**flow/design.v**
```verilog
module PE (
	in_a,
	in_b,
	out_c
);
input	[15:0] in_a;  
input	[15:0] in_b;  
output	[9:0] out_c;
wire    [7:0] psum_l0[3:0];  
wire    [8:0] psum_l1[1:0];
assign psum_l0[0] = in_a[ 3: 0] * in_b[ 3: 0];   
assign psum_l0[1] = in_a[ 7: 4] * in_b[ 7: 4];
assign psum_l0[2] = in_a[11: 8] * in_b[11: 8];
assign psum_l0[3] = in_a[15:12] * in_b[15:12];
assign psum_l1[0] = psum_l0[0] + psum_l0[1];     
assign psum_l1[1] = psum_l0[2] + psum_l0[3];
assign out_c = psum_l1[0] + psum_l1[1];          
endmodule
module Bitblade (
	mode,
	in_a,
	in_b,
    out_c
);
input	mode;
input   [63:0] in_a;
input   [63:0] in_b;
output  [17:0] out_c;
wire    [15:0] pe_in_a[3:0];
wire    [15:0] pe_in_b[3:0];
wire    [ 9:0] pe_out_c[3:0];
wire	[31:0] aw, ax, ay, az;
wire	[31:0] bw, bx, by, bz;
assign aw = {in_a[60+4-1:60], in_a[52+4-1:52], in_a[44+4-1:44], in_a[36+4-1:36]};
assign ax = {in_a[56+4-1:56], in_a[48+4-1:48], in_a[40+4-1:40], in_a[32+4-1:32]};
assign ay = {in_a[28+4-1:28], in_a[20+4-1:20], in_a[12+4-1:12], in_a[ 4+4-1: 4]};
assign az = {in_a[24+4-1:24], in_a[16+4-1:16], in_a[ 8+4-1: 8], in_a[ 0+4-1: 0]};
assign bw = {in_b[60+4-1:60], in_b[52+4-1:52], in_b[44+4-1:44], in_b[36+4-1:36]};
assign bx = {in_b[56+4-1:56], in_b[48+4-1:48], in_b[40+4-1:40], in_b[32+4-1:32]};
assign by = {in_b[28+4-1:28], in_b[20+4-1:20], in_b[12+4-1:12], in_b[ 4+4-1: 4]};
assign bz = {in_b[24+4-1:24], in_b[16+4-1:16], in_b[ 8+4-1: 8], in_b[ 0+4-1: 0]};
assign pe_in_a[0] = (mode) ? aw : ay;
assign pe_in_a[1] = (mode) ? ax : az;
assign pe_in_a[2] = ay;
assign pe_in_a[3] = az;
assign pe_in_b[0] = (mode) ? bw : by;
assign pe_in_b[1] = (mode) ? bx : by;
assign pe_in_b[2] = (mode) ? by : bz;
assign pe_in_b[3] = bz;
PE pe0( .in_a(pe_in_a[0]), .in_b(pe_in_b[0]), .out_c(pe_out_c[0]));
PE pe1( .in_a(pe_in_a[1]), .in_b(pe_in_b[1]), .out_c(pe_out_c[1]));
PE pe2( .in_a(pe_in_a[2]), .in_b(pe_in_b[2]), .out_c(pe_out_c[2]));
PE pe3( .in_a(pe_in_a[3]), .in_b(pe_in_b[3]), .out_c(pe_out_c[3]));
assign out_c = (pe_out_c[0] << (mode ? 0 : 8)) + (pe_out_c[1] << (mode ? 0 : 4)) + (pe_out_c[2] << (mode ? 0 : 4)) + (pe_out_c[3] << (mode ? 0 : 0));
endmodule
module Cfu (
  input               cmd_valid,
  output              cmd_ready,
  input      [9:0]    cmd_payload_function_id,
  input      [31:0]   cmd_payload_inputs_0,
  input      [31:0]   cmd_payload_inputs_1,
  output reg          rsp_valid,
  input               rsp_ready,
  output reg [31:0]   rsp_payload_outputs_0,
  input               reset,
  input               clk
);
wire  [2:0] opcode;
wire  is_setting_mode, is_resetting_acc, is_accumlating, is_loading_upper;
reg         mode;  
reg   [31:0] upper_bitblade_in_a;
reg   [31:0] upper_bitblade_in_b;
wire  [63:0] bitblade_in_a;
wire  [63:0] bitblade_in_b;
wire  [31:0] bitblade_out_c;
assign opcode = cmd_payload_function_id[2:0];
assign is_setting_mode =  (cmd_valid) && (opcode == 0);
assign is_resetting_acc = (cmd_valid) && (opcode == 1);
assign is_loading_upper = (cmd_valid) && (opcode == 2);
assign is_accumlating =   (cmd_valid) && (opcode == 3);
always @(posedge clk) begin
  if (reset)
    mode <= 0;  
  else if (is_setting_mode)
    mode <= cmd_payload_function_id[3];
end
assign cmd_ready = ~rsp_valid;
always @(posedge clk) begin
  if (reset)          rsp_valid <= 1'b0;
  else if (rsp_valid) rsp_valid <= ~rsp_ready;   
  else if (cmd_valid) rsp_valid <= 1'b1;         
end
always @(posedge clk) begin
  if (reset)
    rsp_payload_outputs_0 <= 32'b0;
  else if (is_resetting_acc)
    rsp_payload_outputs_0 <= 32'b0;
  else if (is_accumlating)
    rsp_payload_outputs_0 <= rsp_payload_outputs_0 + bitblade_out_c;
end
always @(posedge clk) begin
  if (reset)                  upper_bitblade_in_a <= 0;
  else if (is_loading_upper)  upper_bitblade_in_a <= cmd_payload_inputs_0;
end
always @(posedge clk) begin
  if (reset)                  upper_bitblade_in_b <= 0;
  else if (is_loading_upper)  upper_bitblade_in_b <= cmd_payload_inputs_1;
end
assign bitblade_in_a = {upper_bitblade_in_a, cmd_payload_inputs_0};
assign bitblade_in_b = {upper_bitblade_in_b, cmd_payload_inputs_1};
Bitblade bitblade(
  .mode(mode),
  .in_a(bitblade_in_a),
  .in_b(bitblade_in_b),
  .out_c(bitblade_out_c)
);
endmodule
```
**flow/run.sh**
```bash
#!/bin/bash
# the make line also repeats each setting of config.mk as NAME=value (left out here)
make -C /OpenROAD-flow-scripts/flow DESIGN_CONFIG=/design/flow/config.mk WORK_HOME=/design/flow/orfs CLKGATE_MAP_FILE= finish
```
**flow/config.mk**
```make
export PLATFORM = sky130hd
export DESIGN_NAME = Cfu
export DESIGN_NICKNAME = Cfu
export VERILOG_FILES = /design/flow/design.v
export SDC_FILE = /design/flow/constraint.sdc
export NUM_CORES = 4
export LEC_CHECK = 0
export ABC_AREA = 1
export CAP_MARGIN = 20
export CORE_MARGIN = 2
export CORE_UTILIZATION = 72
export CTS_CLUSTER_SIZE = 76
export PLACE_DENSITY = 0.64
export SLEW_MARGIN = 20
```
**flow/constraint.sdc**
```tcl
create_clock -name core_clock -period 8.98 [get_ports {clk}]
set_input_delay 1.7960 -clock core_clock [delete_from_list [all_inputs] [get_ports {clk}]]
set_output_delay 1.7960 -clock core_clock [all_outputs]
set_load 0.01 [all_outputs]
```
==> results_dict.tcl, run 1 <==
# implementation run metrics
set metrics [dict create \
    topCombFamilyByArea "adder cells" \
    fp-row-count 55 \
    xor_area_share_pct 1.84 \
    ys_seq_share_pct 11.8 \
    top_area_share_pct 26.8 \
    chip_area_mm2 0.0243 \
    yosysWarnings 4 \
    floorplan.core_util_pct 73.5 \
    netlist_instances 2309 \
    post-dp-hpwl_um 46600 \
    clockRootBuffer "clkbuf_16" \
    tool.error "[ERROR GRT-0116] Global routing finished with congestion. Check the congestion regions in the DRC Viewer." \
    lastStage "global routing" \
    synthAoiAreaFrac_pct 6.07 \
    yosys.area_share.simple_pct 23.6 \
    ctsLongestPathBuffers 2 \
    cts.sinks 98 \
    core_mm2 0.0226 \
    numSynthFlops 98 \
    syn_area_mm2 0.0166 \
    cts_hold_buf 0 \
    syn_avg_cell_area_um2 7.20 \
    common_cells "695 x nand2_1, 538 x inv_1, 223 x fa_1" \
    topCellsByArea "fa_1 27%, nand2_1 16%, ha_1 15%" \
    top_cell "nand2_1" \
    chipWidth_um 156 \
    place_congestion 1.14 \
    synth-cells-yosys 2309 \
    grtUsageTotal_pct 85.6 \
    die_y_um 156 \
    flop_cell "dfxtp_1" \
    edf_count 0 \
    synthMuxAreaShare_pct 0.722 \
    async_flop_share_pct 0 \
    cts_buffers 9 \
    grt_remaining_overflow 327 \
    io-pin-count 112 \
    post_synth_num_cell_types 42 \
    synth_nets 2816 \
    adder_share_pct 42.3 \
    io_buffers 105 \
    yosysTopAreaCell "fa_1" \
    yosysChipArea_mm2 0.0166 \
    status "stopped before the end" \
    htreeDepth 3 \
]
-- routing by layer --
| metal | overflow | track usage, % |
|---|---|---|
| met1 | 0 | 82.5 |
| met2 | 206 | 101 |
| met3 | 4 | 73.8 |
| met4 | 117 | 89.1 |
| met5 | 0 | 42.4 |
-- timing repair --
| item | 4_1_cts |
|---|---|
| setup endpoints to repair | 30 |
| setup buffers | 45 |
| cloned | 0 |
| pin swaps | 186 |
| resized | 459 |
-- through the flow --
| step | std cells | area [um2] | worst slack [ns] | util [%] |
|---|---|---|---|---|
| detailed placement | 2928 | 20200 | -3.42 | 89.4 |
| CTS | 2988 | 22000 | -2.39 | 97.1 |
| floorplan | 2309 | 17000 | -1.83 | - |
| global placement | 2928 | 20200 | -3.00 | 89.4 |
==> run 2: changes to the inputs <==
ABC_AREA = default   (was 1)
CAP_MARGIN = 25   (was 20)
CELL_PAD_IN_SITES_GLOBAL_PLACEMENT = 1   (was default)
CORE_MARGIN = 6   (was 2)
CORE_UTILIZATION = 40   (was 72)
CTS_CLUSTER_DIAMETER = 269   (was default)
CTS_CLUSTER_SIZE = 75   (was 76)
GPL_ROUTABILITY_DRIVEN = 0   (was default)
GPL_TIMING_DRIVEN = 0   (was default)
MAX_ROUTING_LAYER = met4   (was default)
PLACE_DENSITY = default   (was 0.64)
SETUP_SLACK_MARGIN = 3.81   (was default)
clock period = 13.5 ns   (was 8.98 ns; I/O delays follow)
==> run 2 against run 1 <==
Now clean on timing, DRC and antenna. Synthesized area fell by 3.6%. Die area is 85% higher. Synthesized cell count down 22%.
==> results_dict.tcl, run 2 <==
# metrics dict for downstream scripts
set metrics [dict create \
    r2r_slack_ns 0.62 \
    synthAoiAreaFrac_pct 16.4 \
    end_kind "register" \
    r2r_end "rsp_payload_outputs_0[28]" \
    adder_share_pct 43.9 \
    n_antenna_cell 0 \
    flop_cell "dfxtp_1" \
    async_flop_share_pct 0 \
    stdcell_area_mm2 0.0201 \
    top_area_share_pct 27.8 \
    yosysWarnings 4 \
    yosysTopAreaCell "fa_1" \
    finalSetupTns_ns 0 \
    drcViolationCount 0 \
    avgViaCountPerCell 5.46 \
    slowest_delay_ns 0.58 \
    area_growth_pct 25.1 \
    top_cell "inv_1" \
    tritoncts "yes" \
    antenna_found_initial 0 \
    rsz0062_at_grt "true" \
    placed_area_mm2 0.0181 \
    io_buffers 89 \
    instances_no_fill 2521 \
    xor_area_share_pct 2.29 \
    ctsLongestPathBuffers 2 \
    path_class "in -> reg" \
    cts_buffers 9 \
    path_clk_slew_ns 0.07 \
    dr_total_vias 13800 \
    hold_class "reg -> reg" \
    grt_remaining_overflow 0 \
    post_drt_wl_per_cell_um 22.7 \
    hold_viol_final 0 \
    floorplan.core_util_pct 41.0 \
    topCombFamilyByArea "adder cells" \
    setup_ws_ns 0.353 \
    endpoint "rsp_payload_outputs_0[28]" \
    max_clock_freq_ghz 0.0761 \
    firstDrtPassIters 5 \
    grt_pass1_vias 14200 \
    clockRootBuffer "clkbuf_16" \
    r2r_cells 46 \
    crit_family "adder cells" \
    htreeDepth 3 \
    final_antenna_net_count 0 \
    numSynthFlops 98 \
    synthMuxAreaShare_pct 1.49 \
    period_needed_ns 13.15 \
    fp-row-count 72 \
    totalWireLength_um 57300 \
    setup_viol 0 \
    synth-cells-yosys 1809 \
    die_y_um 212 \
    path_depth 38 \
    topCellsByArea "fa_1 28%, ha_1 16%, dfxtp_1 12%" \
    post-dp-hpwl_um 47600 \
    chipWidth_um 212 \
    maxCapViolCount 0 \
    preCtsSetupSlack_ns -1.23 \
    core_mm2 0.0391 \
    crit_slowest_cell "fa_2" \
    crit_top_cell "fa_1" \
    syn_avg_cell_area_um2 8.86 \
    relSlewSlack_pct 17.1 \
    worstHoldEndpoint "rsp_payload_outputs_0[0]" \
    warnings 41 \
    layout.nets 2505 \
    cts_hold_buf 0 \
    yosys.area_share.simple_pct 14.8 \
    crit_start "cmd_payload_inputs_1[31]" \
    edf_count 0 \
    start_kind "input pin" \
    chip_area_mm2 0.0450 \
    path_buffers 6 \
    io-pin-count 112 \
    r2r_start "mode" \
    hold_path_depth 2 \
    crit_fanout 5 \
    status "finished clean" \
    common_cells "305 x inv_1, 227 x nand2_1, 223 x fa_1" \
    regArea_mm2 0.00196 \
    clk_latency_ns 0.40 \
    period_used_pct 97.4 \
    grt_pass1_wl_um 87900 \
    grtUsageTotal_pct 26.5 \
    netlist_instances 1809 \
    required_ns 13.82 \
    syn_area_mm2 0.0160 \
    synth_nets 2316 \
    comb_area_mm2 0.0141 \
    post_synth_num_cell_types 63 \
    dpl.cell_count 2416 \
    yosysChipArea_mm2 0.0160 \
    cts.sinks 98 \
    ys_seq_share_pct 12.2 \
    cp.arrival_ns 13.47 \
    slew_viol_final 0 \
    drt_iter0_drc 893 \
    fillers 3779 \
    hp-start "rsp_payload_outputs_0[0]" \
    fin_skew_ns 0.0166 \
    worst_pin_slew_ns 1.24 \
    grt_max_degree 18 \
]
[run 2: layout make-up]
class	instances	share of cell area, %
multi-input combinational	1332	70.1
sequential	98	9.78
timing repair buffer	178	7.55
inverter	305	5.71
tap	518	3.23
buffer	74	2.20
clock buffer	10	1.19
clock inverter	6	0.243
[run 2: stage by stage]
step / utilization (%) / hold WS, ns
after floorplan: - / 0.474
after global placement: 46.2 / 0.472
after detailed placement: 46.2 / 0.480
after CTS: 49.5 / 0.490
after global routing: 51.3 / 0.509
final: 51.3 / 0.484
[run 2: timing repair]
| action | CTS | global route |
|---|---|---|
| setup endpoints to repair | 30 | 30 |
| gates cloned | 1 | 1 |
| pin swaps | 70 | 111 |
| gates resized | 251 | 208 |
| buffers inserted | 55 | 32 |
[run 2: layer usage]
metal | track usage [%] | routed length, um | part of all wire (%) | vias up
met2 | 40.1 | 25500 | 45 | 411
met1 | 37.3 | 27100 | 47 | 6855
met5 | - | 0 | 0 | -
met4 | 6.87 | 1330 | 2.3 | 0
met3 | 4.27 | 3410 | 5.9 | 48
li1 | - | - | - | 6454
==> run 3: changes to the inputs <==
CAP_MARGIN = 20   (was 25)
CELL_PAD_IN_SITES_GLOBAL_PLACEMENT = default   (was 1)
CORE_ASPECT_RATIO = 1.77   (was default)
CORE_MARGIN = 2   (was 6)
CORE_UTILIZATION = 69   (was 40)
CTS_CLUSTER_DIAMETER = 108   (was 269)
CTS_CLUSTER_SIZE = 15   (was 75)
GPL_ROUTABILITY_DRIVEN = default   (was 0)
GPL_TIMING_DRIVEN = default   (was 0)
MAX_ROUTING_LAYER = default   (was met4)
SETUP_SLACK_MARGIN = default   (was 3.81)
==> run 3 against run 2 <==
The run now fails in global routing. Die area shrank 46%. Synthesized area is the same. Synthesized cell count is the same.
==> results_dict.tcl, run 3 <==
# implementation run metrics
set metrics [dict create \
    htreeDepth 3 \
    io_buffers 105 \
    netlist_instances 1809 \
    synthAoiAreaFrac_pct 16.4 \
    grtUsageTotal_pct 61.6 \
    edf_count 0 \
    dpl.cell_count 2366 \
    yosys.area_share.simple_pct 14.8 \
    tool.error "[ERROR GRT-0232] Routing congestion too high. Check the congestion heatmap in the GUI." \
    flop_cell "dfxtp_1" \
    syn_area_mm2 0.0160 \
    chipWidth_um 119 \
    topCellsByArea "fa_1 28%, ha_1 16%, dfxtp_1 12%" \
    ctsLongestPathBuffers 2 \
    synth_nets 2316 \
    chip_area_mm2 0.0245 \
    die_y_um 207 \
    cts_hold_buf 0 \
    topCombFamilyByArea "adder cells" \
    grt_remaining_overflow 11 \
    place_congestion 1.01 \
    cts.sinks 98 \
    synth-cells-yosys 1809 \
    placed_area_mm2 0.0188 \
    lastStage "global routing" \
    status "stopped before the end" \
    post-dp-hpwl_um 42500 \
    top_area_share_pct 27.8 \
    adder_share_pct 43.9 \
    yosysWarnings 4 \
    yosysChipArea_mm2 0.0160 \
    top_cell "inv_1" \
    xor_area_share_pct 2.29 \
    synthMuxAreaShare_pct 1.49 \
    numSynthFlops 98 \
    floorplan.core_util_pct 69.8 \
    async_flop_share_pct 0 \
    post_synth_num_cell_types 63 \
    syn_avg_cell_area_um2 8.86 \
    clockRootBuffer "clkbuf_16" \
    core_mm2 0.0230 \
    common_cells "305 x inv_1, 227 x nand2_1, 223 x fa_1" \
    yosysTopAreaCell "fa_1" \
    fp-row-count 74 \
    io-pin-count 112 \
    cts_buffers 9 \
    ys_seq_share_pct 12.2 \
]
==> run 3: routing by layer <==
layer  global-route usage [%]  overflow
met1                     57.0         0
met2                     90.7         5
met3                     32.1         0
met4                     70.5         6
met5                     1.81         0
==> run 3: stage by stage <==
step	utilization [%]	setup slack (ns)	setup TNS, ns
after floorplan	-	0.232	0
after global placement	82.1	-1.04	-13.15
after detailed placement	82.1	-1.31	-17.77
after CTS	86.2	0.0166	0
==> run 3: repair_timing <==
item,CTS
pin swaps,110
buffers inserted,24
gates cloned,1
setup endpoints to repair,21
resized,138
==> run 4: changes to the inputs <==
CORE_ASPECT_RATIO = default   (was 1.77)
CORE_UTILIZATION = 71   (was 69)
CTS_CLUSTER_DIAMETER = default   (was 108)
CTS_CLUSTER_SIZE = default   (was 15)
PLACE_DENSITY_LB_ADDON = 0.24   (was default)
clock period = 13.1 ns   (was 13.5 ns; I/O delays follow)
==> run 4 against run 3 <==
The flow again stops in global routing. Synthesized cell count stayed put. Synthesized area stayed put. Die area is 2.9% lower.
==> results_dict.tcl, run 4 <==
# implementation run metrics
set metrics [dict create \
    syn_area_mm2 0.0160 \
    htreeDepth 3 \
    core_mm2 0.0220 \
    preCtsSetupSlack_ns -1.24 \
    xor_area_share_pct 2.29 \
    post_synth_num_cell_types 63 \
    cts.sinks 98 \
    grtUsageTotal_pct 75.1 \
    ys_seq_share_pct 12.2 \
    synth_nets 2316 \
    cts_hold_buf 0 \
    die_y_um 154 \
    yosysTopAreaCell "fa_1" \
    grt_remaining_overflow 67 \
    topCellsByArea "fa_1 28%, ha_1 16%, dfxtp_1 12%" \
    top_cell "inv_1" \
    edf_count 0 \
    adder_share_pct 43.9 \
    syn_avg_cell_area_um2 8.86 \
    clockRootBuffer "clkbuf_16" \
    post-dp-hpwl_um 39000 \
    yosysWarnings 4 \
    common_cells "305 x inv_1, 227 x nand2_1, 223 x fa_1" \
    fp-row-count 54 \
    yosys.area_share.simple_pct 14.8 \
    async_flop_share_pct 0 \
    dpl.cell_count 2334 \
    synth-cells-yosys 1809 \
    cts_buffers 9 \
    topCombFamilyByArea "adder cells" \
    tool.error "[ERROR GRT-0232] Routing congestion too high. Check the congestion heatmap in the GUI." \
    top_area_share_pct 27.8 \
    floorplan.core_util_pct 72.8 \
    place_congestion 0.959 \
    lastStage "global routing" \
    synthAoiAreaFrac_pct 16.4 \
    chipWidth_um 154 \
    flop_cell "dfxtp_1" \
    netlist_instances 1809 \
    numSynthFlops 98 \
    chip_area_mm2 0.0238 \
    status "stopped before the end" \
    synthMuxAreaShare_pct 1.49 \
    yosysChipArea_mm2 0.0160 \
    io-pin-count 112 \
    ctsLongestPathBuffers 2 \
    io_buffers 105 \
]
[run 4: through the flow]
step	hold slack, ns	area [um2]
floorplan	0.474	16100
global placement	0.462	18800
detailed placement	0.474	18800
CTS	0.485	19900
[run 4: routing by layer]
layer  GRT usage [%]  GRT overflow
met1            73.5             1
met5            8.90             0
met3            57.2             1
met4            80.1            21
met2            95.0            44
[run 4: repair_timing]
action                                  4_1_cts
cloned                                        1
buffers inserted                             33
endpoints found under the setup margin       22
pin swaps                                   142
gates resized                               316
==> run 5: changes to the inputs <==
CORE_UTILIZATION = 68   (was 71)
CTS_CLUSTER_DIAMETER = 158   (was default)
CTS_CLUSTER_SIZE = 99   (was default)
PLACE_DENSITY = 0.37   (was default)
PLACE_DENSITY_LB_ADDON = default   (was 0.24)
TNS_END_PERCENT = 10   (was default)
clock period = 11.3 ns   (was 13.1 ns; I/O delays follow)
==> run 5 against run 4 <==
The layout now fails its checks (negative setup slack). Synthesized cell count unchanged. Die area increased by 4.3%. Synthesized area unchanged.
==> results_dict.tcl, run 5 <==
# metrics dict for downstream scripts
set metrics [dict create \
    firstDrtPassIters 8 \
    crit_top_cell "fa_1" \
    comb_area_mm2 0.0136 \
    placed_area_mm2 0.0195 \
    yosysChipArea_mm2 0.0160 \
    grt_pass1_vias 16600 \
    crit_fanout 4 \
    place_congestion 1.00 \
    area_growth_pct 29.2 \
    required_ns 11.60 \
    syn_area_mm2 0.0160 \
    numSynthFlops 98 \
    period_needed_ns 13.01 \
    yosysTopAreaCell "fa_1" \
    die_y_um 158 \
    path_class "in -> reg" \
    ctsLongestPathBuffers 2 \
    edf_count 0 \
    worst_pin_slew_ns 0.892 \
    fin_hold_ws_ns 0.491 \
    crit_slowest_cell "fa_1" \
    avgViaCountPerCell 6.40 \
    check-failures "negative setup slack" \
    floorplan.core_util_pct 68.7 \
    clockRootBuffer "clkbuf_16" \
    grt_remaining_overflow 0 \
    fin_util_pct 88.8 \
    grt_pass1_wl_um 89000 \
    maxCapViolCount 0 \
    path_depth 42 \
    fp-row-count 56 \
    endpoint "rsp_payload_outputs_0[21]" \
    layout.nets 2665 \
    rsz0062_at_grt "true" \
    slowest_delay_ns 0.61 \
    chipWidth_um 158 \
    hp-start "rsp_payload_outputs_0[4]" \
    cp.arrival_ns 13.31 \
    common_cells "305 x inv_1, 227 x nand2_1, 223 x fa_1" \
    syn_avg_cell_area_um2 8.86 \
    hold_viol_final 0 \
    flop_cell "dfxtp_1" \
    yosys.area_share.simple_pct 14.8 \
    dr_total_vias 15900 \
    htreeDepth 3 \
    async_flop_share_pct 0 \
    totalWireLength_um 58400 \
    period_used_pct 115 \
    io-pin-count 112 \
    synth_nets 2316 \
    final_antenna_net_count 0 \
    top_area_share_pct 27.8 \
    fin_skew_ns 0.0166 \
    slew_viol_final 0 \
    r2r_slack_ns -0.43 \
    fillers 1148 \
    setup_ws_ns -1.71 \
    post-dp-hpwl_um 43400 \
    cts.sinks 98 \
    synthMuxAreaShare_pct 1.49 \
    stdcell_area_mm2 0.0207 \
    ys_seq_share_pct 12.2 \
    worstHoldEndpoint "rsp_payload_outputs_0[4]" \
    xor_area_share_pct 2.29 \
    crit_start "cmd_payload_inputs_1[5]" \
    grtUsageTotal_pct 47.5 \
    regArea_mm2 0.00197 \
    post_drt_wl_per_cell_um 23.5 \
    crit_family "adder cells" \
    relSlewSlack_pct 40.6 \
    path_buffers 8 \
    tritoncts "yes" \
    setup_viol 27 \
    chip_area_mm2 0.0248 \
    adder_share_pct 43.9 \
    warnings 42 \
    preCtsSetupSlack_ns -2.42 \
    top_cell "inv_1" \
    cts_buffers 9 \
    clk_latency_ns 0.37 \
    r2r_start "mode" \
    post_synth_num_cell_types 63 \
    synth-cells-yosys 1809 \
    grt_max_degree 70 \
    max_clock_freq_ghz 0.0768 \
    antenna_found_initial 2 \
    r2r_cells 42 \
    yosysWarnings 4 \
    status "complete, but fails checks" \
    r2r_end "rsp_payload_outputs_0[21]" \
    synthAoiAreaFrac_pct 16.4 \
    topCombFamilyByArea "adder cells" \
    netlist_instances 1809 \
    core_mm2 0.0233 \
    io_buffers 105 \
    hold_class "reg -> reg" \
    drcViolationCount 0 \
    start_kind "input pin" \
    drt_iter0_drc 2031 \
    topCellsByArea "fa_1 28%, ha_1 16%, dfxtp_1 12%" \
    hold_path_depth 2 \
    end_kind "register" \
    path_clk_slew_ns 0.09 \
]
==> run 5: stage by stage <==
step,cells,TNS [ns]
6_report,2484,-34.85
5_1_grt,2482,-40.89
4_1_cts,2475,-26.36
3_5_place_dp,2433,-53.56
3_3_place_gp,2433,-47.81
2_1_floorplan,1809,-15.51
==> run 5: timing repair <==
action,CTS,global route
endpoints found under the setup margin,28,27
hold endpoints to repair,0,0
pin swaps,106,46
hold buffers,0,0
buffers inserted,28,7
resized,275,36
gates cloned,1,0
==> run 5: cell type report <==
type,count,area share [%]
Inverter,305,5.52
Tap cell,319,1.93
Timing Repair Buffer,411,16.2
Antenna cell,2,0.0241
Clock inverter,6,0.296
Clock buffer,10,1.10
Multi-Input combinational cell,1333,65.4
Sequential cell,98,9.48
==> run 5: per-layer routing <==
layer	vias to the layer above	global-route usage (%)	routed length (um)
met5	-	0	0
met4	0	35.2	5620
met3	401	14.7	6440
met2	1145	74.4	26100
met1	7585	54.8	20200
li1	6769	-	-
==> run 6: changes to the inputs <==
ABC_AREA = 1   (was default)
CORE_ASPECT_RATIO = 0.5   (was default)
CORE_MARGIN = 9   (was 2)
CORE_UTILIZATION = 58   (was 68)
CTS_CLUSTER_DIAMETER = default   (was 158)
CTS_CLUSTER_SIZE = default   (was 99)
PLACE_DENSITY = default   (was 0.37)
SETUP_SLACK_MARGIN = -0.77   (was default)
clock period = 13.5 ns   (was 11.3 ns; I/O delays follow)
==> run 6 against run 5 <==
Now clean on timing, DRC and antenna. Global-route usage decreased by 21 points. Non-clock buffer count fell by 197. Die area grew 43%. Sequential share of layout area grew 0.83 points. Critical endpoint is now rsp_payload_outputs_0[24].
==> results_dict.tcl, run 6 <==
# metrics dict for downstream scripts
set metrics [dict create \
    path_depth 43 \
    crit_start "cmd_payload_inputs_1[14]" \
    synth_nets 2816 \
    r2r_cells 42 \
    avgViaCountPerCell 5.01 \
    core_mm2 0.0280 \
    async_flop_share_pct 0 \
    required_ns 13.78 \
    die_y_um 138 \
    fp-row-count 43 \
    cts.sinks 98 \
    setup_viol 0 \
    crit_fanout 6 \
    ys_seq_share_pct 11.8 \
    worstHoldEndpoint "upper_bitblade_in_a[27]" \
    maxCapViolCount 0 \
    yosysWarnings 4 \
    io_buffers 105 \
    n_antenna_cell 0 \
    layout.nets 2993 \
    adder_share_pct 42.3 \
    xor_area_share_pct 1.84 \
    grt_max_degree 76 \
    fin_hold_ws_ns 0.462 \
    period_needed_ns 13.06 \
    synthAoiAreaFrac_pct 6.07 \
    totalWireLength_um 45400 \
    crit_slowest_cell "fa_1" \
    tritoncts "yes" \
    end_kind "register" \
    floorplan.core_util_pct 59.5 \
    fillers 2503 \
    cp.arrival_ns 13.34 \
    max_clock_freq_ghz 0.0765 \
    hold_path_depth 2 \
    setup_ws_ns 0.435 \
    clockRootBuffer "clkbuf_16" \
    cts_buffers 9 \
    antenna_found_initial 0 \
    hold_class "reg -> reg" \
    clk_latency_ns 0.38 \
    synthMuxAreaShare_pct 0.722 \
    slowest_delay_ns 0.59 \
    preCtsSetupSlack_ns 0.0909 \
    path_buffers 8 \
    slew_viol_final 0 \
    status "finished clean" \
    io-pin-count 112 \
    common_cells "695 x nand2_1, 538 x inv_1, 223 x fa_1" \
    drt_iter0_drc 954 \
    placed_area_mm2 0.0188 \
    r2r_start "mode" \
    yosysChipArea_mm2 0.0166 \
    firstDrtPassIters 7 \
    grt_pass1_wl_um 74300 \
    topCombFamilyByArea "adder cells" \
    flop_cell "dfxtp_1" \
    endpoint "rsp_payload_outputs_0[24]" \
    place_congestion 0.930 \
    worst_pin_slew_ns 0.954 \
    topCellsByArea "fa_1 27%, nand2_1 16%, ha_1 15%" \
    top_area_share_pct 26.8 \
    cts_resized 0 \
    netlist_instances 2309 \
    cts_hold_buf 0 \
    syn_avg_cell_area_um2 7.20 \
    htreeDepth 3 \
    r2r_end "rsp_payload_outputs_0[24]" \
    synth-cells-yosys 2309 \
    fin_skew_ns 0.0121 \
    path_clk_slew_ns 0.07 \
    grt_remaining_overflow 0 \
    crit_top_cell "fa_1" \
    hold_viol_final 0 \
    period_used_pct 96.8 \
    hp-start "upper_bitblade_in_a[27]" \
    final_antenna_net_count 0 \
    area_growth_pct 14.5 \
    warnings 39 \
    grtUsageTotal_pct 26.6 \
    grt_pass1_vias 14500 \
    stdcell_area_mm2 0.0191 \
    path_class "in -> reg" \
    post_synth_num_cell_types 42 \
    yosys.area_share.simple_pct 23.6 \
    post-dp-hpwl_um 39100 \
    top_cell "nand2_1" \
    post-cts-setup-buffer-count 0 \
    chipWidth_um 258 \
    numSynthFlops 98 \
    r2r_slack_ns 1.97 \
    syn_area_mm2 0.0166 \
    post_drt_wl_per_cell_um 15.8 \
    ctsLongestPathBuffers 2 \
    start_kind "input pin" \
    drcViolationCount 0 \
    edf_count 0 \
    yosysTopAreaCell "fa_1" \
    relSlewSlack_pct 36.3 \
    dr_total_vias 14400 \
    crit_family "adder cells" \
    chip_area_mm2 0.0355 \
]
[run 6: layout make-up]
| cell class | count | area, um2 | share of cell area [%] |
|---|---|---|---|
| Clock buffer | 11 | 243 | 1.27 |
| Timing Repair Buffer | 214 | 1860 | 9.78 |
| Sequential cell | 98 | 1970 | 10.3 |
| Inverter | 545 | 2050 | 10.7 |
| Clock inverter | 4 | 50.0 | 0.263 |
| Multi-Input combinational cell | 1618 | 12400 | 65.1 |
| Tap cell | 382 | 478 | 2.51 |
[run 6: stage by stage]
| stage | std cells | utilization (%) | TNS [ns] |
|---|---|---|---|
| after floorplan | 2309 | - | 0 |
| after global placement | 2857 | 67.1 | 0 |
| after detailed placement | 2857 | 67.1 | 0 |
| after CTS | 2872 | 68.1 | 0 |
| after global routing | 2872 | 68.1 | -2.46 |
| final | 2872 | 68.1 | 0 |
[run 6: metal layers]
layer,GRT usage [%],wire [um],vias up
met4,6.70,923,0
met2,43.2,20400,389
met5,0,0,-
met3,7.68,3960,50
met1,34.6,20100,6690
li1,-,-,7252
==> run 7: changes to the inputs <==
CORE_ASPECT_RATIO = default   (was 0.5)
CORE_MARGIN = 2   (was 9)
CORE_UTILIZATION = 68   (was 58)
CTS_CLUSTER_DIAMETER = 288   (was default)
CTS_CLUSTER_SIZE = 99   (was default)
PLACE_DENSITY = 0.37   (was default)
SETUP_SLACK_MARGIN = default   (was -0.77)
clock period = 8.89 ns   (was 13.5 ns; I/O delays follow)
==> run 7 against run 6 <==
First-iteration DRC count rose to 2.9 times the previous value. Clock-buffer cell count fell by 2. Worst setup slack got worse by 3.3 ns. The layout now fails its checks (negative setup slack). Critical endpoint is now rsp_payload_outputs_0[21].
==> results_dict.tcl, run 7 <==
# metrics dict for downstream scripts
set metrics [dict create \
    topCombFamilyByArea "adder cells" \
    place_congestion 1.01 \
    hold_viol_final 0 \
    met1_usage_pct 53.7 \
    met2_usage_pct 79.2 \
    r2r_slack_ns -2.15 \
    common_cells "695 x nand2_1, 538 x inv_1, 223 x fa_1" \
    crit_fanout 6 \
    clk_latency_ns 0.40 \
    cts.sinks 98 \
    worst_pin_slew_ns 1.00 \
    worstHoldEndpoint "upper_bitblade_in_a[18]" \
    setup_ws_ns -2.85 \
    status "complete, but fails checks" \
    period_used_pct 132 \
    path_class "in -> reg" \
    synthAoiAreaFrac_pct 6.07 \
    chipWidth_um 160 \
    netlist_instances 2309 \
    crit_slowest_cell "fa_2" \
    firstDrtPassIters 8 \
    yosysChipArea_mm2 0.0166 \
    crit_start "cmd_payload_inputs_1[16]" \
    hold_class "reg -> reg" \
    top_cell "nand2_1" \
    clockRootBuffer "clkbuf_16" \
    core_mm2 0.0242 \
    path_depth 46 \
    path_clk_slew_ns 0.08 \
    io-pin-count 112 \
    totalWireLength_um 67000 \
    slowest_delay_ns 0.61 \
    warnings 42 \
    r2r_cells 48 \
    period_needed_ns 11.74 \
    io_buffers 105 \
    avgViaCountPerCell 6.08 \
    rsz0062_at_grt "true" \
    htreeDepth 3 \
    layout.nets 3219 \
    ys_seq_share_pct 11.8 \
    numSynthFlops 98 \
    slew_viol_final 0 \
    yosys.area_share.simple_pct 23.6 \
    max_clock_freq_ghz 0.0852 \
    post_drt_wl_per_cell_um 22.0 \
    chip_area_mm2 0.0257 \
    tritoncts "yes" \
    die_y_um 160 \
    preCtsSetupSlack_ns -3.46 \
    topCellsByArea "fa_1 27%, nand2_1 16%, ha_1 15%" \
    top_area_share_pct 26.8 \
    instances_no_fill 3043 \
    start_kind "input pin" \
    grt_pass1_wl_um 97200 \
    yosysTopAreaCell "fa_1" \
    floorplan.core_util_pct 68.8 \
    drt_iter0_drc 2741 \
    yosysWarnings 4 \
    path_buffers 8 \
    relSlewSlack_pct 33.0 \
    grtUsageTotal_pct 48.6 \
    check-failures "negative setup slack" \
    flop_cell "dfxtp_1" \
    synthMuxAreaShare_pct 0.722 \
    drcViolationCount 0 \
    dpl.cell_count 2994 \
    maxCapViolCount 0 \
    grt_remaining_overflow 0 \
    fin_skew_ns 0.0205 \
    endpoint "rsp_payload_outputs_0[21]" \
    busiest_layer "met2" \
    async_flop_share_pct 0 \
    ctsLongestPathBuffers 2 \
    cts_buffers 9 \
    crit_family "adder cells" \
    required_ns 9.21 \
    crit_top_cell "fa_1" \
    dr_total_vias 18500 \
    synth_nets 2816 \
    syn_area_mm2 0.0166 \
    hold_path_depth 2 \
    hp-start "upper_bitblade_in_a[18]" \
    cts_hold_buf 0 \
    grt_pass1_vias 19000 \
    syn_avg_cell_area_um2 7.20 \
    cp.arrival_ns 12.06 \
    post-dp-hpwl_um 44200 \
    antenna_found_initial 2 \
    r2r_end "rsp_payload_outputs_0[21]" \
    fp-row-count 57 \
    r2r_start "mode" \
    grt_max_degree 67 \
    area_growth_pct 31.2 \
    grt_use_met3_pct 16.6 \
    synth-cells-yosys 2309 \
    fillers 1093 \
    post_synth_num_cell_types 42 \
    setup_viol 30 \
    end_kind "register" \
    adder_share_pct 42.3 \
    final_antenna_net_count 0 \
    xor_area_share_pct 1.84 \
    edf_count 0 \
]
-- run 7: per-layer routing --
metal | wire [um] | share of wire (%)
met2 | 29600 | 44
met1 | 21300 | 32
met5 | 50 | 0.075
met4 | 7060 | 11
met3 | 9030 | 13
-- run 7: layout make-up --
| class | instances | area [um2] | share of cell area (%) |
|---|---|---|---|
| Multi-Input combinational cell | 1618 | 13600 | 62.3 |
| Timing Repair Buffer | 440 | 3510 | 16.1 |
| Antenna cell | 2 | 5.00 | 0.0229 |
| Tap cell | 324 | 405 | 1.86 |
| Inverter | 545 | 2050 | 9.37 |
| Clock buffer | 9 | 225 | 1.03 |
| Sequential cell | 98 | 1970 | 9.00 |
| Clock inverter | 7 | 76.3 | 0.350 |
-- run 7: what timing repair did --
action,in CTS,in global routing
pin swaps,137,46
setup endpoints to repair,30,30
buffers inserted,22,9
gates resized,299,95
-- run 7: metrics by stage --
stage | instance area, um2 | util [%] | hold slack [ns] | TNS [ns]
finish | 21800 | 90.3 | 0.466 | -75.04
global route | 21800 | 90.3 | 0.485 | -83.09
CTS | 21400 | 88.5 | 0.465 | -63.59
detailed placement | 20300 | 84.1 | 0.452 | -95.59
global placement | 20300 | 84.1 | 0.448 | -90.09
floorplan | 16800 | - | 0.440 | -49.26
==> run 8: changes to the inputs <==
CORE_UTILIZATION = 72   (was 68)
SETUP_SLACK_MARGIN = 3.77   (was default)
clock period = 12.9 ns   (was 8.89 ns; I/O delays follow)
==> run 8 against run 7 <==
The layout still fails its checks (negative setup slack). Critical path depth fell by 5. Cell count down 6.2%. Global-route usage down 2.3 points. Die area shrank 5.4%. Clock skew shrank 0.0049 ns. Sequential share of layout area is 0.56 points higher. Routed wire length is 0.38% lower. Synthesized cell count stayed put. Sequential cell count unchanged. Worst setup slack gained 2.8 ns. Highest routed layer unchanged.
==> results_dict.tcl, run 8 <==
# metrics dict for downstream scripts
set metrics [dict create \
    top_area_share_pct 26.8 \
    setup_viol 1 \
    async_flop_share_pct 0 \
    drt_iter0_drc 3243 \
    io_buffers 105 \
    post_drt_wl_per_cell_um 23.4 \
    syn_area_mm2 0.0166 \
    worst_pin_slew_ns 0.979 \
    r2r_start "mode" \
    fillers 991 \
    grt_pass1_wl_um 86300 \
    setup_ws_ns -0.00383 \
    relSlewSlack_pct 34.6 \
    top_cell "nand2_1" \
    adder_share_pct 42.3 \
    xor_area_share_pct 1.84 \
    dpl.cell_count 2783 \
    netlist_instances 2309 \
    io-pin-count 112 \
    slew_viol_final 0 \
    crit_family "adder cells" \
    r2r_slack_ns 1.13 \
    cp.arrival_ns 13.20 \
    fin_util_pct 90.8 \
    ctsLongestPathBuffers 2 \
    syn_avg_cell_area_um2 7.20 \
    cts.sinks 98 \
    dr_total_vias 18300 \
    totalWireLength_um 66700 \
    htreeDepth 3 \
    topCombFamilyByArea "adder cells" \
    r2r_cells 41 \
    yosys.area_share.simple_pct 23.6 \
    finalSetupTns_ns -0.00383 \
    check-failures "negative setup slack" \
    fin_skew_ns 0.0156 \
    hold_class "reg -> reg" \
    clk_latency_ns 0.39 \
    final_antenna_net_count 0 \
    layout.nets 3065 \
    endpoint "rsp_payload_outputs_0[19]" \
    chip_area_mm2 0.0243 \
    place_congestion 1.01 \
    path_buffers 6 \
    synth_nets 2816 \
    core_mm2 0.0226 \
    yosysWarnings 4 \
    drcViolationCount 0 \
    start_kind "input pin" \
    firstDrtPassIters 12 \
    hold_path_depth 2 \
    post-dp-hpwl_um 40800 \
    crit_start "cmd_payload_inputs_1[16]" \
    hp-start "upper_bitblade_in_a[24]" \
    crit_slowest_cell "fa_1" \
    slowest_delay_ns 0.61 \
    worstHoldEndpoint "upper_bitblade_in_a[24]" \
    rsz0062_at_grt "true" \
    grt_remaining_overflow 0 \
    end_kind "register" \
    chipWidth_um 156 \
    r2r_end "rsp_payload_outputs_0[19]" \
    crit_fanout 4 \
    numSynthFlops 98 \
    area_growth_pct 23.6 \
    grtUsageTotal_pct 46.3 \
    die_y_um 156 \
    edf_count 0 \
    common_cells "695 x nand2_1, 538 x inv_1, 223 x fa_1" \
    path_depth 41 \
    status "complete, but fails checks" \
    synthMuxAreaShare_pct 0.722 \
    cts_buffers 9 \
    instances_no_fill 2853 \
    warnings 44 \
    path_clk_slew_ns 0.09 \
    hold_viol_final 0 \
    period_used_pct 100 \
    maxCapViolCount 0 \
    topCellsByArea "fa_1 27%, nand2_1 16%, ha_1 15%" \
    crit_top_cell "fa_1" \
    floorplan.core_util_pct 73.5 \
    ys_seq_share_pct 11.8 \
    synthAoiAreaFrac_pct 6.07 \
    period_needed_ns 12.90 \
    grt_max_degree 79 \
    clockRootBuffer "clkbuf_16" \
    post_synth_num_cell_types 42 \
    max_clock_freq_ghz 0.0775 \
    tritoncts "yes" \
    antenna_found_initial 8 \
    yosysChipArea_mm2 0.0166 \
    path_class "in -> reg" \
    grt_pass1_vias 17200 \
    yosysTopAreaCell "fa_1" \
    required_ns 13.20 \
    flop_cell "dfxtp_1" \
    synth-cells-yosys 2309 \
    fp-row-count 55 \
    avgViaCountPerCell 6.40 \
]
## run 8: final cells by class
| cell class | count | area [um2] | area share [%] |
|---|---|---|---|
| multi-input cells | 1618 | 13600 | 66.1 |
| repair buffers | 286 | 2280 | 11.1 |
| inverters | 545 | 2050 | 9.95 |
| flip-flops and latches | 98 | 1970 | 9.56 |
| well taps | 285 | 357 | 1.73 |
| clock buffers | 10 | 239 | 1.16 |
| clock inverters | 6 | 60.1 | 0.292 |
| diodes | 5 | 12.5 | 0.0609 |
## run 8: through the flow
step           instance area, um2  hold slack, ns  setup WS [ns]
2_1_floorplan               16800           0.440           1.30
3_3_place_gp                19000           0.448         -0.203
3_5_place_dp                19000           0.453         -0.440
4_1_cts                     20100           0.465          0.881
5_1_grt                     20500           0.481         -0.129
6_report                    20600           0.467       -0.00383
## run 8: what timing repair did
item,in CTS,in global routing
hold buffers,0,0
buffers inserted,39,10
setup endpoints to repair,30,30
pin swaps,143,103
hold endpoints to repair,0,0
gates resized,320,110
## run 8: routing by layer
layer | share of wire [%] | wire length, um | vias to the layer above | global-route usage [%]
li1 | - | - | 7387 | -
met1 | 30 | 20100 | 8262 | 53.7
met2 | 42 | 28200 | 1807 | 73.8
met3 | 16 | 10500 | 794 | 14.1
met4 | 12 | 7800 | 16 | 31.7
met5 | 0.30 | 199 | - | 0
==> run 9: changes to the inputs <==
ABC_AREA = 0   (was 1)
CELL_PAD_IN_SITES_GLOBAL_PLACEMENT = 1   (was default)
CORE_ASPECT_RATIO = 0.66   (was default)
CORE_UTILIZATION = 53   (was 72)
CTS_CLUSTER_DIAMETER = 233   (was 288)
CTS_CLUSTER_SIZE = default   (was 99)
PLACE_DENSITY = default   (was 0.37)
SETUP_SLACK_MARGIN = -1.29   (was 3.77)
TNS_END_PERCENT = default   (was 10)
clock period = 14.4 ns   (was 12.9 ns; I/O delays follow)
==> run 9 against run 8 <==
Still fails the layout checks on negative setup slack. Worst setup slack lost 0.18 ns. Synthesized cell count shrank 22%. First-iteration DRC count shrank 62%. Critical path depth is 1 lower. Via count is 24% lower. Clock skew is 0.0038 ns lower. Routed wire length decreased by 29%. Register-to-register slack better by 0.58 ns. Design area down 7.7%. Cell count shrank 15%. Sequential cell count is the same. Highest routed layer unchanged.
==> results_dict.tcl, run 9 <==
# metrics dict for downstream scripts
set metrics [dict create \
    crit_family "adder cells" \
    required_ns 14.71 \
    area_growth_pct 18.4 \
    floorplan.core_util_pct 54.2 \
    hp-start "rsp_payload_outputs_0[5]" \
    maxCapViolCount 0 \
    period_used_pct 101 \
    fp-row-count 51 \
    worst_pin_slew_ns 0.960 \
    die_y_um 145 \
    end_kind "register" \
    check-failures "negative setup slack" \
    dpl.cell_count 2422 \
    async_flop_share_pct 0 \
    r2r_slack_ns 1.71 \
    place_congestion 0.949 \
    grt_remaining_overflow 0 \
    hold_viol_final 0 \
    clk_latency_ns 0.39 \
    grt_pass1_wl_um 75100 \
    drcViolationCount 0 \
    tritoncts "yes" \
    io-pin-count 112 \
    warnings 41 \
    ys_seq_share_pct 12.2 \
    cts.sinks 98 \
    htreeDepth 3 \
    syn_area_mm2 0.0160 \
    synthAoiAreaFrac_pct 16.4 \
    dr_total_vias 13800 \
    firstDrtPassIters 5 \
    post-cts-setup-buffer-count 0 \
    grt_pass1_vias 13500 \
    n_antenna_cell 0 \
    crit_start "cmd_payload_inputs_1[20]" \
    ctsLongestPathBuffers 2 \
    relSlewSlack_pct 36.0 \
    crit_slowest_cell "mux2i_1" \
    fillers 2577 \
    grt_max_degree 101 \
    final_antenna_net_count 0 \
    fin_util_pct 64.1 \
    antenna_found_initial 1 \
    clockRootBuffer "clkbuf_16" \
    crit_fanout 11 \
    yosysChipArea_mm2 0.0160 \
    synth_nets 2316 \
    slew_viol_final 0 \
    path_buffers 5 \
    slowest_delay_ns 0.59 \
    max_clock_freq_ghz 0.0686 \
    path_depth 40 \
    io_buffers 105 \
    synthMuxAreaShare_pct 1.49 \
    preCtsSetupSlack_ns -0.586 \
    period_needed_ns 14.58 \
    flop_cell "dfxtp_1" \
    edf_count 0 \
    avgViaCountPerCell 5.67 \
    common_cells "305 x inv_1, 227 x nand2_1, 223 x fa_1" \
    topCellsByArea "fa_1 28%, ha_1 16%, dfxtp_1 12%" \
    top_cell "inv_1" \
    drt_iter0_drc 1242 \
    grtUsageTotal_pct 30.7 \
    yosysWarnings 4 \
    cp.arrival_ns 14.90 \
    setup_ws_ns -0.183 \
    top_area_share_pct 27.8 \
    path_clk_slew_ns 0.08 \
    finalSetupTns_ns -0.845 \
    path_class "in -> reg" \
    placed_area_mm2 0.0187 \
    hold_path_depth 2 \
    netlist_instances 1809 \
    r2r_start "mode" \
    chip_area_mm2 0.0317 \
    worstHoldEndpoint "rsp_payload_outputs_0[5]" \
    cts_buffers 9 \
    cts_hold_buf 0 \
    totalWireLength_um 47100 \
    layout.nets 2543 \
    topCombFamilyByArea "adder cells" \
    core_mm2 0.0296 \
    post_drt_wl_per_cell_um 19.3 \
    crit_top_cell "fa_1" \
    setup_viol 9 \
    numSynthFlops 98 \
    cts_resized 0 \
    post-dp-hpwl_um 39500 \
    post_synth_num_cell_types 63 \
    status "complete, but fails checks" \
    hold_class "reg -> reg" \
    r2r_end "rsp_payload_outputs_0[26]" \
    yosys.area_share.simple_pct 14.8 \
    synth-cells-yosys 1809 \
    start_kind "input pin" \
    r2r_cells 40 \
    xor_area_share_pct 2.29 \
    syn_avg_cell_area_um2 8.86 \
    yosysTopAreaCell "fa_1" \
    instances_no_fill 2438 \
    stdcell_area_mm2 0.0190 \
    adder_share_pct 43.9 \
    endpoint "rsp_payload_outputs_0[26]" \
    chipWidth_um 218 \
    fin_skew_ns 0.0118 \
]
-- run 9: per-stage QoR --
step | hold slack, ns
5_1_grt | 0.502
3_3_place_gp | 0.465
3_5_place_dp | 0.471
6_report | 0.481
2_1_floorplan | 0.474
4_1_cts | 0.482
-- run 9: layout make-up --
| type | instances | area [um2] | share of cell area [%] |
|---|---|---|---|
| tap | 397 | 497 | 2.62 |
| multi-input combinational | 1332 | 12600 | 66.7 |
| sequential | 98 | 1970 | 10.4 |
| clock inverter | 7 | 61.3 | 0.323 |
| inverter | 305 | 1140 | 6.03 |
| clock buffer | 9 | 225 | 1.19 |
| timing repair buffer | 290 | 2430 | 12.8 |
-- run 9: per-layer routing --
| metal | GRT usage [%] | wire [um] | part of all wire (%) |
|---|---|---|---|
| met2 | 40.8 | 18700 | 40 |
| met1 | 50.0 | 23800 | 51 |
| met5 | 0 | 13 | 0.028 |
| met4 | 4.35 | 448 | 0.95 |
| met3 | 7.63 | 4180 | 8.9 |
==> run 10: changes to the inputs <==
ABC_AREA = default   (was 0)
CELL_PAD_IN_SITES_GLOBAL_PLACEMENT = default   (was 1)
CORE_ASPECT_RATIO = default   (was 0.66)
CORE_UTILIZATION = 71   (was 53)
CTS_CLUSTER_DIAMETER = default   (was 233)
PLACE_DENSITY_LB_ADDON = 0.24   (was default)
SETUP_SLACK_MARGIN = default   (was -1.29)
clock period = 12.7 ns   (was 14.4 ns; I/O delays follow)
==> run 10 against run 9 <==
The run now fails in global routing. Synthesized cell count did not move. Synthesized area unchanged. Die area decreased by 25%.
==> results_dict.tcl, run 10 <==
# implementation run metrics
set metrics [dict create \
    htreeDepth 3 \
    clockRootBuffer "clkbuf_16" \
    io_buffers 105 \
    synth-cells-yosys 1809 \
    cts_hold_buf 0 \
    yosysTopAreaCell "fa_1" \
    syn_avg_cell_area_um2 8.86 \
    chip_area_mm2 0.0238 \
    netlist_instances 1809 \
    numSynthFlops 98 \
    die_y_um 154 \
    core_mm2 0.0220 \
    grt_remaining_overflow 88 \
    topCellsByArea "fa_1 28%, ha_1 16%, dfxtp_1 12%" \
    top_area_share_pct 27.8 \
    ctsLongestPathBuffers 2 \
    yosys.area_share.simple_pct 14.8 \
    ys_seq_share_pct 12.2 \
    place_congestion 1.01 \
    adder_share_pct 43.9 \
    common_cells "305 x inv_1, 227 x nand2_1, 223 x fa_1" \
    fp-row-count 54 \
    status "stopped before the end" \
    xor_area_share_pct 2.29 \
    post_synth_num_cell_types 63 \
    grtUsageTotal_pct 77.1 \
    top_cell "inv_1" \
    edf_count 0 \
    io-pin-count 112 \
    lastStage "global routing" \
    syn_area_mm2 0.0160 \
    yosysChipArea_mm2 0.0160 \
    chipWidth_um 154 \
    synthAoiAreaFrac_pct 16.4 \
    cts_buffers 9 \
    tool.error "[ERROR GRT-0232] Routing congestion too high. Check the congestion heatmap in the GUI." \
    yosysWarnings 4 \
    cts.sinks 98 \
    synth_nets 2316 \
    flop_cell "dfxtp_1" \
    async_flop_share_pct 0 \
    post-dp-hpwl_um 40600 \
    synthMuxAreaShare_pct 1.49 \
    topCombFamilyByArea "adder cells" \
    floorplan.core_util_pct 72.8 \
]
## run 10: repair_timing
item                       CTS
resized                    251
cloned                       1
setup buffers               44
setup endpoints to repair   22
pin swaps                  118
## run 10: metrics by stage
| step | instance area (um2) | cells | setup slack (ns) |
|---|---|---|---|
| 2_1_floorplan | 16400 | 1809 | 0.0141 |
| 3_3_place_gp | 19100 | 2347 | -1.12 |
| 3_5_place_dp | 19100 | 2347 | -1.35 |
| 4_1_cts | 20300 | 2404 | -0.322 |
## run 10: per-layer routing
layer,track usage (%),GRT overflow
met1,75.6,1
met2,95.1,44
met3,62.1,0
met4,77.0,43
met5,31.1,0
==> run 11: changes to the inputs <==
ABC_AREA = 1   (was default)
CORE_UTILIZATION = 72   (was 71)
CTS_CLUSTER_DIAMETER = 378   (was default)
CTS_CLUSTER_SIZE = 76   (was default)
PLACE_DENSITY = 0.64   (was default)
PLACE_DENSITY_LB_ADDON = default   (was 0.24)
SETUP_SLACK_MARGIN = -0.76   (was default)
clock period = 7.71 ns   (was 12.7 ns; I/O delays follow)
==> run 11 against run 10 <==
The flow stops in clock tree synthesis. Synthesized cell count is 28% higher. Synthesized area is 3.7% higher. Die area is 2.2% higher.
==> results_dict.tcl, run 11 <==
# implementation run metrics
set metrics [dict create \
    synth_nets 2816 \
    yosysTopAreaCell "fa_1" \
    post_synth_num_cell_types 42 \
    die_y_um 156 \
    synth-cells-yosys 2309 \
    async_flop_share_pct 0 \
    tool.error "[ERROR DPL-0033] detailed placement checks failed during check placement." \
    top_cell "nand2_1" \
    synthAoiAreaFrac_pct 6.07 \
    syn_avg_cell_area_um2 7.20 \
    synthMuxAreaShare_pct 0.722 \
    place_congestion 0.970 \
    core_mm2 0.0226 \
    floorplan.core_util_pct 73.5 \
    post-dp-hpwl_um 47300 \
    numSynthFlops 98 \
    yosysWarnings 4 \
    syn_area_mm2 0.0166 \
    io-pin-count 112 \
    preCtsSetupSlack_ns -4.46 \
    fp-row-count 55 \
    io_buffers 105 \
    yosys.area_share.simple_pct 23.6 \
    topCellsByArea "fa_1 27%, nand2_1 16%, ha_1 15%" \
    adder_share_pct 42.3 \
    placed_area_mm2 0.0203 \
    flop_cell "dfxtp_1" \
    yosysChipArea_mm2 0.0166 \
    ys_seq_share_pct 11.8 \
    status "stopped before the end" \
    chip_area_mm2 0.0243 \
    chipWidth_um 156 \
    lastStage "clock tree synthesis" \
    edf_count 0 \
    netlist_instances 2309 \
    topCombFamilyByArea "adder cells" \
    common_cells "695 x nand2_1, 538 x inv_1, 223 x fa_1" \
    xor_area_share_pct 1.84 \
    top_area_share_pct 26.8 \
]
run 11: per-stage QoR:
stage	setup TNS (ns)	util, %	instances
global placement	-115.49	89.7	2932
floorplan	-76.96	-	2309
detailed placement	-123.62	89.7	2932
==> run 12: changes to the inputs <==
CORE_UTILIZATION = 70   (was 72)
CTS_CLUSTER_DIAMETER = 208   (was 378)
CTS_CLUSTER_SIZE = 10   (was 76)
HOLD_SLACK_MARGIN = -0.09   (was default)
MAX_ROUTING_LAYER = met4   (was default)
PLACE_DENSITY = default   (was 0.64)
PLACE_DENSITY_LB_ADDON = 0.24   (was default)
SETUP_SLACK_MARGIN = default   (was -0.76)
TNS_END_PERCENT = 5   (was default)
clock period = 11.1 ns   (was 7.71 ns; I/O delays follow)
==> run 12 against run 11 <==
The flow stops in global routing. Synthesized area unchanged. Synthesized cell count unchanged. Die area up 2.8%.
==> results_dict.tcl, run 12 <==
# implementation run metrics
set metrics [dict create \
    status "stopped before the end" \
    lastStage "global routing" \
    tool.error "[ERROR GRT-0232] Routing congestion too high. Check the congestion heatmap in the GUI." \
    ctsLongestPathBuffers 2 \
    async_flop_share_pct 0 \
    synthAoiAreaFrac_pct 6.07 \
    topCellsByArea "fa_1 27%, nand2_1 16%, ha_1 15%" \
    yosysTopAreaCell "fa_1" \
    xor_area_share_pct 1.84 \
    floorplan.core_util_pct 71.1 \
    netlist_instances 2309 \
    cts_hold_buf 0 \
    yosysChipArea_mm2 0.0166 \
    io_buffers 105 \
    cts_buffers 9 \
    top_area_share_pct 26.8 \
    numSynthFlops 98 \
    grtUsageTotal_pct 70.5 \
    syn_area_mm2 0.0166 \
    flop_cell "dfxtp_1" \
    edf_count 0 \
    htreeDepth 3 \
    yosys.area_share.simple_pct 23.6 \
    fp-row-count 56 \
    common_cells "695 x nand2_1, 538 x inv_1, 223 x fa_1" \
    post-dp-hpwl_um 44500 \
    die_y_um 158 \
    grt_remaining_overflow 4 \
    post_synth_num_cell_types 42 \
    clockRootBuffer "clkbuf_16" \
    synth_nets 2816 \
    synthMuxAreaShare_pct 0.722 \
    top_cell "nand2_1" \
    synth-cells-yosys 2309 \
    topCombFamilyByArea "adder cells" \
    dpl.cell_count 2960 \
    ys_seq_share_pct 11.8 \
    syn_avg_cell_area_um2 7.20 \
    cts.sinks 98 \
    place_congestion 1.03 \
    yosysWarnings 4 \
    core_mm2 0.0234 \
    chipWidth_um 158 \
    io-pin-count 112 \
    chip_area_mm2 0.0250 \
    adder_share_pct 42.3 \
]
-- run 12: per-layer routing --
metal | overflow | GRT usage (%)
met5 | - | -
met4 | 0 | 67.1
met2 | 4 | 88.1
met1 | 0 | 69.5
met3 | 0 | 51.0
-- run 12: what timing repair did --
item | 4_1_cts
endpoints found under the hold margin | 0
setup buffers | 19
setup endpoints to repair | 29
pin swaps | 128
gates resized | 208
-- run 12: per-stage QoR --
stage	setup slack, ns	instance area, um2	utilization [%]
after CTS	-0.845	21100	90.2
after floorplan	-0.139	16800	-
after detailed placement	-1.87	20100	86.0
after global placement	-1.50	20100	86.0
==> run 13: changes to the inputs <==
ABC_AREA = 0   (was 1)
CAP_MARGIN = 40   (was 20)
CELL_PAD_IN_SITES_GLOBAL_PLACEMENT = 2   (was default)
CORE_UTILIZATION = 29   (was 70)
CTS_CLUSTER_DIAMETER = 123   (was 208)
CTS_CLUSTER_SIZE = default   (was 10)
GPL_ROUTABILITY_DRIVEN = 0   (was default)
GPL_TIMING_DRIVEN = 0   (was default)
HOLD_SLACK_MARGIN = 0.26   (was -0.09)
PLACE_DENSITY_LB_ADDON = default   (was 0.24)
SETUP_SLACK_MARGIN = 1.16   (was default)
SLEW_MARGIN = 5   (was 20)
TNS_END_PERCENT = default   (was 5)
clock period = 19.2 ns   (was 11.1 ns; I/O delays follow)
==> run 13 against run 12 <==
Die area up 130%. Synthesized area down 3.6%. Synthesized cell count is 22% lower. The run now finishes clean.
==> results_dict.tcl, run 13 <==
# metrics dict for downstream scripts
set metrics [dict create \
    top_area_share_pct 27.8 \
    post_drt_wl_per_cell_um 22.7 \
    path_clk_slew_ns 0.08 \
    post-dp-hpwl_um 50700 \
    syn_avg_cell_area_um2 8.86 \
    endpoint "rsp_payload_outputs_0[28]" \
    hp-start "rsp_payload_outputs_0[0]" \
    r2r_end "rsp_payload_outputs_0[28]" \
    io-pin-count 112 \
    grtUsageTotal_pct 22.1 \
    flop_cell "dfxtp_1" \
    crit_slowest_cell "clkdlybuf4s50_1" \
    fp-row-count 86 \
    period_needed_ns 15.81 \
    crit_start "cmd_payload_inputs_1[18]" \
    cts_hold_buf 0 \
    clk_latency_ns 0.40 \
    post-cts-setup-buffer-count 0 \
    cts.sinks 98 \
    path_class "in -> reg" \
    chipWidth_um 239 \
    crit_fanout 10 \
    area_growth_pct 13.2 \
    totalWireLength_um 59600 \
    post_synth_num_cell_types 63 \
    path_buffers 6 \
    cts_resized 0 \
    slowest_delay_ns 0.65 \
    start_kind "input pin" \
    fillers 5813 \
    topCellsByArea "fa_1 28%, ha_1 16%, dfxtp_1 12%" \
    comb_area_mm2 0.0126 \
    cp.arrival_ns 16.14 \
    ys_seq_share_pct 12.2 \
    grt_pass1_wl_um 90300 \
    chip_area_mm2 0.0572 \
    stdcell_area_mm2 0.0182 \
    antenna_found_initial 2 \
    numSynthFlops 98 \
    hold_class "reg -> reg" \
    edf_count 0 \
    finalSetupTns_ns 0 \
    synth-cells-yosys 1809 \
    drcViolationCount 0 \
    clockRootBuffer "clkbuf_16" \
    xor_area_share_pct 2.29 \
    avgViaCountPerCell 5.06 \
    worstHoldEndpoint "rsp_payload_outputs_0[0]" \
    synthMuxAreaShare_pct 1.49 \
    grt_remaining_overflow 0 \
    fin_skew_ns 0.0163 \
    final_antenna_net_count 0 \
    regArea_mm2 0.00196 \
    placed_area_mm2 0.0178 \
    topCombFamilyByArea "adder cells" \
    hold_path_depth 2 \
    slew_viol_final 0 \
    common_cells "305 x inv_1, 227 x nand2_1, 223 x fa_1" \
    core_mm2 0.0549 \
    netlist_instances 1809 \
    yosysTopAreaCell "fa_1" \
    period_used_pct 82.3 \
    yosysChipArea_mm2 0.0160 \
    adder_share_pct 43.9 \
    crit_top_cell "fa_1" \
    maxCapViolCount 0 \
    synthAoiAreaFrac_pct 16.4 \
    worst_pin_slew_ns 0.946 \
    layout.nets 2420 \
    grt_max_degree 21 \
    async_flop_share_pct 0 \
    rsz0062_at_grt "false" \
    cts_buffers 9 \
    relSlewSlack_pct 36.9 \
    grt_pass1_vias 13600 \
    status "finished clean" \
    floorplan.core_util_pct 29.2 \
    r2r_start "mode" \
    dr_total_vias 13300 \
    warnings 37 \
    crit_family "adder cells" \
    max_clock_freq_ghz 0.0632 \
    tritoncts "yes" \
    end_kind "register" \
    setup_viol 0 \
    required_ns 19.53 \
    yosysWarnings 4 \
    drt_iter0_drc 835 \
    r2r_cells 42 \
    io_buffers 89 \
    firstDrtPassIters 6 \
    yosys.area_share.simple_pct 14.8 \
    synth_nets 2316 \
    r2r_slack_ns 5.07 \
    htreeDepth 3 \
    path_depth 41 \
    ctsLongestPathBuffers 2 \
    hold_viol_final 0 \
    syn_area_mm2 0.0160 \
    die_y_um 239 \
    top_cell "inv_1" \
]
==> run 13: stage by stage <==
| step | cells | setup slack, ns | util [%] | hold slack [ns] |
|---|---|---|---|---|
| 6_report | 2623 | 3.39 | 33.1 | 0.484 |
| 5_1_grt | 2623 | 2.80 | 33.1 | 0.514 |
| 4_1_cts | 2621 | 3.34 | 33.1 | 0.490 |
| 3_5_place_dp | 2605 | 2.98 | 32.5 | 0.478 |
| 3_3_place_gp | 2602 | 2.97 | 32.4 | 0.468 |
| 2_1_floorplan | 1809 | 4.79 | - | 0.474 |
==> run 13: cell type report <==
class	instances	area share, %
multi-input combinational	1332	69.6
sequential	98	10.8
inverter	305	6.31
timing repair buffer	93	5.13
tap	704	4.85
buffer	74	1.58
clock buffer	9	1.24
clock inverter	7	0.448
antenna	1	0.0138
==> run 13: routing by layer <==
layer / share of wire, % / vias up / global-route usage (%)
met5: 0 / - / -
met4: 1.5 / 0 / 4.79
met3: 3.5 / 45 / 1.82
met2: 44 / 319 / 33.0
met1: 51 / 6632 / 32.4
li1: - / 6282 / -
